Setup of run A:
// comm_top
module comm_top(
  input wire sys_clk,
  input wire sys_clk_rst,
  input wire rst,
  input wire bit_in, 
  output wire bit_out, 
  output wire [7:0] data_trans, 
  output wire [7:0] data_recev 
);
  wire [15:0] en_hamming_code; 
  wire [13:0] de_hamming_code; 
Tx_top my_Tx_top(
  .sys_clk(sys_clk),
  .sys_clk_rst(sys_clk_rst),
  .rst(rst),
  .data_out(data_trans), 
  .hammingcode(en_hamming_code),
  .fsk_out(bit_out) 
);
Rx_top my_Rx_top(
  .sys_clk(sys_clk),
  .sys_clk_rst(sys_clk_rst),
  .rst(rst),
  .bit_in(bit_in), 
  .hammingcode(de_hamming_code),
  .sig_out(data_recev) 
);
endmodule
make LEC_CHECK=0 ABC_AREA=1 CAP_MARGIN=5 CELL_PAD_IN_SITES_DETAIL_PLACEMENT=0 CELL_PAD_IN_SITES_GLOBAL_PLACEMENT=2 CORE_MARGIN=7 CORE_UTILIZATION=39 CTS_CLUSTER_DIAMETER=65 GPL_ROUTABILITY_DRIVEN=1 GPL_TIMING_DRIVEN=1 MAX_ROUTING_LAYER=met5 MIN_ROUTING_LAYER=met1 SETUP_SLACK_MARGIN=0.42 SLEW_MARGIN=35 TNS_END_PERCENT=65 finish   # period 5.81 ns
run.sh (not shown) runs the stock make flow with config.mk's settings and CLKGATE_MAP_FILE=.
Run A went all the way through synthesis, placement and routing and the layout is clean on timing, DRC and antenna.
### run A -> run B
Settings: GPL_TIMING_DRIVEN no longer set, was 1; CORE_MARGIN now 2, was 7; GPL_ROUTABILITY_DRIVEN no longer set, was 1; CAP_MARGIN now 20, was 5; CELL_PAD_IN_SITES_DETAIL_PLACEMENT no longer set, was 0; TNS_END_PERCENT no longer set, was 65; CORE_UTILIZATION now 72, was 39; SETUP_SLACK_MARGIN no longer set, was 0.42; SLEW_MARGIN now 20, was 35; CTS_CLUSTER_DIAMETER no longer set, was 65; CELL_PAD_IN_SITES_GLOBAL_PLACEMENT no longer set, was 2; MIN_ROUTING_LAYER no longer set, was met1; MAX_ROUTING_LAYER no longer set, was met5; the clock period (ns, I/O delays scaled along) now 2.33, was 5.81.
--- outcome ---
Run B completed end to end; final checks failed (negative setup slack).
Period utilization is higher on run B
On worst setup slack: between run A and run B, it ends up higher for run A.
Looking at end-of-flow core utilization, run B sits 48 points higher than run A does.
Run B against run A: total global-route track usage has increased, critical path data arrival time went down, weighted congestion at the end of routability-driven global placement rose about 18%.
Changes observed in run B relative to run A: setup violation total in the final timing report higher, non-clock buffer count higher, detail-routed net length per standard cell higher.
> inputs changed (run B -> run C)
Settings: ABC_AREA: 1 -> unset; CORE_UTILIZATION: 72 -> 60; the clock period (ns, I/O delays scaled along): 2.33 -> 4.22.
Summary of run B and run C: one run falls short of a clean finish, namely run B.
Non-clock inverter instance count of the final layout is higher on run B
For the mean cell area of the mapped netlist, run C came in about 22% higher than run B did.
Run C ends up with a register fraction of the total cell area that is 6.5 points higher than in run B.
#### Input delta (run D over run C)
Settings: swapping 60 for 40 in CORE_UTILIZATION; swapping 4.22 for 2.51 in the clock period (ns, I/O delays scaled along).
Results
Run D ran in full, but the layout does not pass; the checks complain about negative setup slack.
The standard cells in run D occupy more silicon area than those in run C do.
Starting utilization of the core area: run D < run C
Run C → run D: post-synthesis share of cell area spent on and-or and or-and gates now sits at about the same level; via count normalized by instance count now sits lower; number of endpoints failing setup at the final stage now sits higher; final-layout worst hold slack now sits lower.
Final critical-path share of the clock period sits higher in run D than in run C.
Run C fits on a die that is smaller than the die of run D.
Going from run C to run D, total chip power went up, total setup buffers inserted after CTS went up 5.
--- input diff run D..run E ---
Settings: putting CTS_CLUSTER_SIZE at 37 where nothing was set; putting ABC_AREA at 1 where nothing was set; putting HOLD_SLACK_MARGIN at 0.3 where nothing was set; swapping 40 for 72 in CORE_UTILIZATION; putting CTS_CLUSTER_DIAMETER at 277 where nothing was set; putting SETUP_SLACK_MARGIN at -0.15 where nothing was set.
Results
What the final checks of run E revealed, after a flow that finished every stage, was a layout that fails on negative setup slack. Between run E and run D, the critical path depth is lower for run D. Run E against run D: fmax increased by about 1.7% relative to the old numbers; area figure in the yosys stat output rose 3.8%.
### run E -> run F
Settings: clearing ABC_AREA, which used to be 1; clearing SETUP_SLACK_MARGIN, which used to be -0.15; clearing HOLD_SLACK_MARGIN, which used to be 0.3; swapping 72 for 68 in CORE_UTILIZATION; clearing CTS_CLUSTER_DIAMETER, which used to be 277; swapping 2.51 for 4.0 in the clock period (ns, I/O delays scaled along).
Compared with run E, run F shows number of cells in the finished layout apart from fillers lower by 343. Per the final summary, run F finished and its layout is clean on timing, DRC and antenna. Of run F and run E, the run reporting the higher height of the chip was run F. Relative to run E, area added between synthesis and finish has gone down in run F. Run E has a lower post-synthesis share of cell area spent on xor and xnor gates than run F. Cmp run F and run E / hold slack / lower: run E. Summary: with run E as the reference, highest clock rate in run F moved down by more than 10%. Run E → run F: global-route wire length before repair now smaller, final period utilization saw a decrease, cell area decreased 0.0014 mm2, synthesized instance count saw a decrease.

Starting RTL as in the previous note.
Settings: LEC_CHECK=0, ABC_AREA=0, CAP_MARGIN=0, CELL_PAD_IN_SITES_GLOBAL_PLACEMENT=0, CORE_MARGIN=2, CORE_UTILIZATION=43, CTS_CLUSTER_SIZE=82, GPL_TIMING_DRIVEN=0, HOLD_SLACK_MARGIN=0.11, MIN_ROUTING_LAYER=met2, SETUP_SLACK_MARGIN=-0.36, SLEW_MARGIN=30, TNS_END_PERCENT=60; clock period 3.75 ns.
The starting point completed, yet does not pass: setup timing.
Edit:
Settings changed: ABC_AREA 0 to 1, CAP_MARGIN 0 to 20, CELL_PAD_IN_SITES_GLOBAL_PLACEMENT 0 to not set, CORE_UTILIZATION 43 to 68, CTS_CLUSTER_DIAMETER set to 206, CTS_CLUSTER_SIZE 82 to 37, GPL_TIMING_DRIVEN 0 to not set, HOLD_SLACK_MARGIN 0.11 to not set, MIN_ROUTING_LAYER met2 to not set, SETUP_SLACK_MARGIN -0.36 to not set, SLEW_MARGIN 30 to 20, TNS_END_PERCENT 60 to not set.
=>
- The changed run finished with timing, DRC and antenna clean
- synthesized cell count grows by 27%
- routed wire length rose by 0.41%
- total power went down by 5.4%
- final area stays flat
- clock skew stays flat
- clock-buffer cell count is unchanged
- sequential share of layout area is about the same
- combinational power decreases by 3.6%
- register-to-register slack is better by 0.48 ns
- clock power went down by about 10%
- hold slack barely changes

comm_top again, from the RTL that the note above started with.
export LEC_CHECK = 0
export ABC_AREA = 1
export CAP_MARGIN = 0
export CORE_MARGIN = 2
export CORE_UTILIZATION = 72
export CTS_CLUSTER_DIAMETER = 202
export CTS_CLUSTER_SIZE = 37
export PLACE_DENSITY = 0.37
export SETUP_SLACK_MARGIN = 0.77
export SLEW_MARGIN = 20
create_clock -name core_clock -period 2.65 [get_ports {sys_clk}]
The first run stopped in global routing.
==> next run, changes <==
==> flow/config.mk (replaced) <==
export PLATFORM = sky130hd
export DESIGN_NAME = comm_top
export DESIGN_NICKNAME = comm_top
export VERILOG_FILES = /design/flow/design.v
export SDC_FILE = /design/flow/constraint.sdc
export NUM_CORES = 4
export LEC_CHECK = 0
export CAP_MARGIN = 20
export CORE_MARGIN = 2
export CORE_UTILIZATION = 69
export CTS_CLUSTER_DIAMETER = 103
export CTS_CLUSTER_SIZE = 37
export PLACE_DENSITY = 0.37
export SLEW_MARGIN = 20
==> flow/constraint.sdc (replaced) <==
create_clock -name core_clock -period 4.0 [get_ports {sys_clk}]
set_input_delay 0.8000 -clock core_clock [delete_from_list [all_inputs] [get_ports {sys_clk}]]
set_output_delay 0.8000 -clock core_clock [all_outputs]
set_load 0.01 [all_outputs]
What happened:
- The changed run went through all stages and came out clean
- area after synthesis decreases by 3.7%
- die area increases by 0.48%
- synthesized cell count decreases by 21%
==> next run, changes <==
--- a/flow/config.mk
+++ b/flow/config.mk
@@ -9,6 +9,3 @@
 export CORE_MARGIN = 2
-export CORE_UTILIZATION = 69
-export CTS_CLUSTER_DIAMETER = 103
-export CTS_CLUSTER_SIZE = 37
-export PLACE_DENSITY = 0.37
+export CORE_UTILIZATION = 40
 export SLEW_MARGIN = 20
==> flow/constraint.sdc (replaced) <==
create_clock -name core_clock -period 4.2 [get_ports {sys_clk}]
set_input_delay 0.8400 -clock core_clock [delete_from_list [all_inputs] [get_ports {sys_clk}]]
set_output_delay 0.8400 -clock core_clock [all_outputs]
set_load 0.01 [all_outputs]
The changed run finished clean.
Die size went up by 70%.
Routed wire length went down by 6.2%.
Worst setup slack improved by 36 ps.
Clock-buffer cell count went down by 5.

lane 2:
Starting RTL as in the previous note.
// comm_top
module comm_top(
  input wire sys_clk,
  input wire sys_clk_rst,
  input wire rst,
  input wire bit_in, 
  output wire bit_out, 
  output wire [7:0] data_trans, 
  output wire [7:0] data_recev 
);
  wire [15:0] en_hamming_code; 
  wire [13:0] de_hamming_code; 
Tx_top my_Tx_top(
  .sys_clk(sys_clk),
  .sys_clk_rst(sys_clk_rst),
  .rst(rst),
  .data_out(data_trans), 
  .hammingcode(en_hamming_code),
  .fsk_out(bit_out) 
);
Rx_top my_Rx_top(
  .sys_clk(sys_clk),
  .sys_clk_rst(sys_clk_rst),
  .rst(rst),
  .bit_in(bit_in), 
  .hammingcode(de_hamming_code),
  .sig_out(data_recev) 
);
endmodule
export LEC_CHECK = 0
export ABC_AREA = 1
export CAP_MARGIN = 5
export CELL_PAD_IN_SITES_DETAIL_PLACEMENT = 0
export CELL_PAD_IN_SITES_GLOBAL_PLACEMENT = 1
export CORE_MARGIN = 7
export CORE_UTILIZATION = 39
export CTS_CLUSTER_DIAMETER = 65
export GPL_ROUTABILITY_DRIVEN = 1
export GPL_TIMING_DRIVEN = 1
export HOLD_SLACK_MARGIN = -0.06
export MAX_ROUTING_LAYER = met4
export MIN_ROUTING_LAYER = met1
export SETUP_SLACK_MARGIN = 0.52
export SLEW_MARGIN = 10
export TNS_END_PERCENT = 65
create_clock -name core_clock -period 2.7 [get_ports {sys_clk}]
To summarise lane 2: no stage aborted, but the layout did not pass its checks, failing on negative setup slack.
Relative to lane 2, the following input files were edited for lane 1:
- swapping 10 for 20 in SLEW_MARGIN
- clearing MAX_ROUTING_LAYER, which used to be met4
- clearing TNS_END_PERCENT, which used to be 65
- clearing CTS_CLUSTER_DIAMETER, which used to be 65
- clearing CELL_PAD_IN_SITES_DETAIL_PLACEMENT, which used to be 0
- swapping 7 for 2 in CORE_MARGIN
- clearing MIN_ROUTING_LAYER, which used to be met1
- clearing ABC_AREA, which used to be 1
- clearing HOLD_SLACK_MARGIN, which used to be -0.06
- swapping 5 for 20 in CAP_MARGIN
- clearing SETUP_SLACK_MARGIN, which used to be 0.52
- clearing CELL_PAD_IN_SITES_GLOBAL_PLACEMENT, which used to be 1
- clearing GPL_ROUTABILITY_DRIVEN, which used to be 1
- swapping 39 for 40 in CORE_UTILIZATION
- clearing GPL_TIMING_DRIVEN, which used to be 1
- swapping 2.7 for 10.0 in the clock period (ns, I/O delays scaled along)
Findings:
Critical path's largest stage delay (higher): lane 1
In the flow results for lane 2 and lane 1, the routed length on met1 is larger on lane 2.
Xor and xnor area share after synthesis, lane 2 and lane 1: smaller value in lane 2
Compared lane 1 against lane 2; final weighted congestion in routability-driven placement within noise.
The flow did not stop early for lane 1: all stages ran, and the layout cleared the timing, design-rule and antenna checks.
[lane 1] wire length per cell after detailed routing rose 4.6% relative to lane 2
Looking only at time the worst path needs with I/O delays and setup, and setting everything else aside, the higher value of lane 2 and lane 1 goes to lane 1.
Summary — non-clock buffer count, lane 1 relative to lane 2: lower, by 122.
Taking lane 2 as the reference, in lane 1 total standard cell area after synthesis fell by 310 µm²; global-route usage went down by 0.67 points; yosys-reported design area after synthesis now smaller.
For area of placed instances, dividing the value from lane 1 by the value from lane 2 gives 0.874.
Power figures rest on the tool's default switching activity, not on a simulated workload.
